==> inputs of trial 25 <==
==> flow/design.v (excerpt) <==
module AHB2CAN_top
(
	input logic HCLK, HRESETn, HWRITE, HSEL,
	input logic [31:0] HADDR, HWDATA,
	input logic [1:0] HTRANS,
	input logic [2:0] HBURST, HSIZE,
	output logic [31:0] HRDATA,
	output logic HRESP, HREADYOUT,
	input logic rx_data,
	output logic tx_data
);
==> flow/config.mk <==
export PLATFORM = sky130hd
export DESIGN_NAME = AHB2CAN_top
export DESIGN_NICKNAME = AHB2CAN_top
export VERILOG_FILES = /design/flow/design.v
export SDC_FILE = /design/flow/constraint.sdc
export NUM_CORES = 4
export LEC_CHECK = 0
export ABC_AREA = 1
export CAP_MARGIN = 20
export CELL_PAD_IN_SITES_GLOBAL_PLACEMENT = 3
export CORE_MARGIN = 9
export CORE_UTILIZATION = 40
export CTS_CLUSTER_SIZE = 31
export GPL_TIMING_DRIVEN = 0
export MIN_ROUTING_LAYER = met1
export SLEW_MARGIN = 5
export TNS_END_PERCENT = 50
==> flow/constraint.sdc <==
create_clock -name core_clock -period 10.0 [get_ports {HCLK}]
set_input_delay 2.0000 -clock core_clock [delete_from_list [all_inputs] [get_ports {HCLK}]]
set_output_delay 2.0000 -clock core_clock [all_outputs]
set_load 0.01 [all_outputs]
run.sh (not shown) runs the stock make flow with config.mk's settings and CLKGATE_MAP_FILE=.
==> inputs of build 5, as changes to trial 25 <==
- ABC_AREA: 1 -> unset
- CELL_PAD_IN_SITES_GLOBAL_PLACEMENT: 3 -> unset
- CORE_MARGIN: 9 -> 2
- CORE_UTILIZATION: 40 -> 70
- CTS_CLUSTER_DIAMETER: unset -> 100
- CTS_CLUSTER_SIZE: 31 -> unset
- GPL_TIMING_DRIVEN: 0 -> unset
- MIN_ROUTING_LAYER: met1 -> unset
- SETUP_SLACK_MARGIN: unset -> 0.69
- SLEW_MARGIN: 5 -> 20
- TNS_END_PERCENT: 50 -> unset
==> flow/constraint.sdc (replaced) <==
create_clock -name core_clock -period 4.94 [get_ports {HCLK}]
set_input_delay 0.9880 -clock core_clock [delete_from_list [all_inputs] [get_ports {HCLK}]]
set_output_delay 0.9880 -clock core_clock [all_outputs]
set_load 0.01 [all_outputs]
==> comparison table <==
	trial 25	build 5
Initial standard-cell utilization of the core	40.4%	70.7%
Number of distinct library cells after synthesis	49	72
Cell count listed in synth_stat.txt	6729	2802
Part of the Yosys area used for sequential elements	37.5%	51.2%
Synth Net Count	6839	2912
Die X	344 µm	215 µm
Most used DFF post-synth	sky130_fd_sc_hd__dfxtp_1	sky130_fd_sc_hd__dfxtp_1
Yosys stat chip area	0.0426 mm²	0.0311 mm²
Fraction of synthesized cell area taken by the top area cell type	27.1%	37.1%
Site row count	119	77
Simple Share, Synth	32.7%	8.57%
Post-synthesis share of cell area spent on full adders, half adders and majority gates	0.970%	1.33%
EDFF count, synth	0	0
Core area	0.105 mm²	0.0440 mm²
Total of warnings raised by yosys	15	15
Fraction of synthesized area in multiplexers	0%	12.0%
Status	stopped before the end	complete, no violations
Stage where the flow stopped	global placement without I/O (3_1_place_gp_skip_io)	-
Total standard cell area after synthesis	0.0426 mm²	0.0311 mm²
Synthesized instance count	6729	2802
Xor/xnor share	0.450%	0.744%
Area of the die	0.119 mm²	0.0461 mm²
Most used standard cell by instance count after synthesis	sky130_fd_sc_hd__nand2_1	sky130_fd_sc_hd__dfxtp_1
Die height	344 µm	215 µm
Average footprint of a synthesized cell	6.33 µm²	11.1 µm²
Complex Gates by Area	18.9%	21.4%

---

==> lagoon: inputs <==
Starting RTL as in the previous note.
==> flow/config.mk <==
export PLATFORM = sky130hd
export DESIGN_NAME = AHB2CAN_top
export DESIGN_NICKNAME = AHB2CAN_top
export VERILOG_FILES = /design/flow/design.v
export SDC_FILE = /design/flow/constraint.sdc
export NUM_CORES = 4
export LEC_CHECK = 0
export CAP_MARGIN = 5
export CELL_PAD_IN_SITES_DETAIL_PLACEMENT = 0
export CELL_PAD_IN_SITES_GLOBAL_PLACEMENT = 0
export CORE_MARGIN = 2
export CORE_UTILIZATION = 72
export CTS_CLUSTER_DIAMETER = 348
export CTS_CLUSTER_SIZE = 15
export MAX_ROUTING_LAYER = met4
export PLACE_DENSITY_LB_ADDON = 0.02
export SETUP_SLACK_MARGIN = 1.41
export SLEW_MARGIN = 20
==> flow/constraint.sdc <==
create_clock -name core_clock -period 4.94 [get_ports {HCLK}]
set_input_delay 0.9880 -clock core_clock [delete_from_list [all_inputs] [get_ports {HCLK}]]
set_output_delay 0.9880 -clock core_clock [all_outputs]
set_load 0.01 [all_outputs]
==> inputs of indigo, as changes to lagoon <==
==> flow/config.mk (replaced) <==
export PLATFORM = sky130hd
export DESIGN_NAME = AHB2CAN_top
export DESIGN_NICKNAME = AHB2CAN_top
export VERILOG_FILES = /design/flow/design.v
export SDC_FILE = /design/flow/constraint.sdc
export NUM_CORES = 4
export LEC_CHECK = 0
export CAP_MARGIN = 20
export CORE_MARGIN = 2
export CORE_UTILIZATION = 40
export SLEW_MARGIN = 20
==> flow/constraint.sdc (replaced) <==
create_clock -name core_clock -period 8.89 [get_ports {HCLK}]
set_input_delay 1.7780 -clock core_clock [delete_from_list [all_inputs] [get_ports {HCLK}]]
set_output_delay 1.7780 -clock core_clock [all_outputs]
set_load 0.01 [all_outputs]
==> inputs of zinc, as changes to lagoon <==
==> flow/config.mk (replaced) <==
export PLATFORM = sky130hd
export DESIGN_NAME = AHB2CAN_top
export DESIGN_NICKNAME = AHB2CAN_top
export VERILOG_FILES = /design/flow/design.v
export SDC_FILE = /design/flow/constraint.sdc
export NUM_CORES = 4
export LEC_CHECK = 0
export CAP_MARGIN = 20
export CORE_MARGIN = 2
export CORE_UTILIZATION = 72
export PLACE_DENSITY = 0.66
export SETUP_SLACK_MARGIN = 0.72
export SLEW_MARGIN = 20
==> flow/constraint.sdc (replaced) <==
create_clock -name core_clock -period 4.95 [get_ports {HCLK}]
set_input_delay 0.9900 -clock core_clock [delete_from_list [all_inputs] [get_ports {HCLK}]]
set_output_delay 0.9900 -clock core_clock [all_outputs]
set_load 0.01 [all_outputs]
==> qor summary <==
Combinational power: indigo 0.000138 W; lagoon 0.000244 W; zinc 0.000249 W
Measured slew at the worst slew-check pin: indigo 1110 ps; lagoon 1030 ps; zinc 1070 ps
Internal portion of total power: indigo 0.00568 W; lagoon 0.00833 W; zinc 0.00957 W
Cell row count: indigo 102; lagoon 76; zinc 76
Comb gate area: indigo 13900 µm²; lagoon 14600 µm²; zinc 14000 µm²
Arrival time of data at the critical path endpoint: indigo 6360 ps; lagoon 3860 ps; zinc 3850 ps
Inserted Clock Buffers: indigo 82; lagoon 55; zinc 74
Global-route track usage on met2: indigo 36.4%; lagoon 65.8%; zinc 66.2%
Clock latency reported for the late side of the worst-skew pair: indigo 670 ps; lagoon 700 ps; zinc 660 ps
Status: indigo complete, no violations; lagoon complete, no violations; zinc complete, no violations
Routed length on met2: indigo 42.0 mm; lagoon 44.5 mm; zinc 43.0 mm
# clk buffers: indigo 108; lagoon 101; zinc 100
Routability congestion estimate: indigo 0.793; lagoon 0.824; zinc 0.839
Main power-consuming group: indigo the clock network; lagoon sequential cells; zinc sequential cells
Routed wire length on met3: indigo 6.58 mm; lagoon 8.60 mm; zinc 7.23 mm
Area delta synth->final: indigo 14.8%; lagoon 15.8%; zinc 14.4%
Average wire per cell in the routed design: indigo 22.7 µm; lagoon 26.2 µm; zinc 25.2 µm
Switching power: indigo 0.00168 W; lagoon 0.00253 W; zinc 0.00279 W
Final Total Pwr: indigo 0.00736 W; lagoon 0.0109 W; zinc 0.0124 W
Maximum number of pins on one net before global-route repair: indigo 90; lagoon 144; zinc 169
Met1 global-route usage: indigo 29.0%; lagoon 46.8%; zinc 46.6%
Sequential share of power: indigo 46.1%; lagoon 56.1%; zinc 49.2%
Core Util, Final: indigo 46.3%; lagoon 84.0%; zinc 83.0%
Ratio of routed vias to standard cells: indigo 6.08; lagoon 7.19; zinc 7.07
Flip-flop and latch share of the layout cell area: indigo 44.7%; lagoon 44.3%; zinc 44.8%
Power figures rest on the tool's default switching activity, not on a simulated workload.
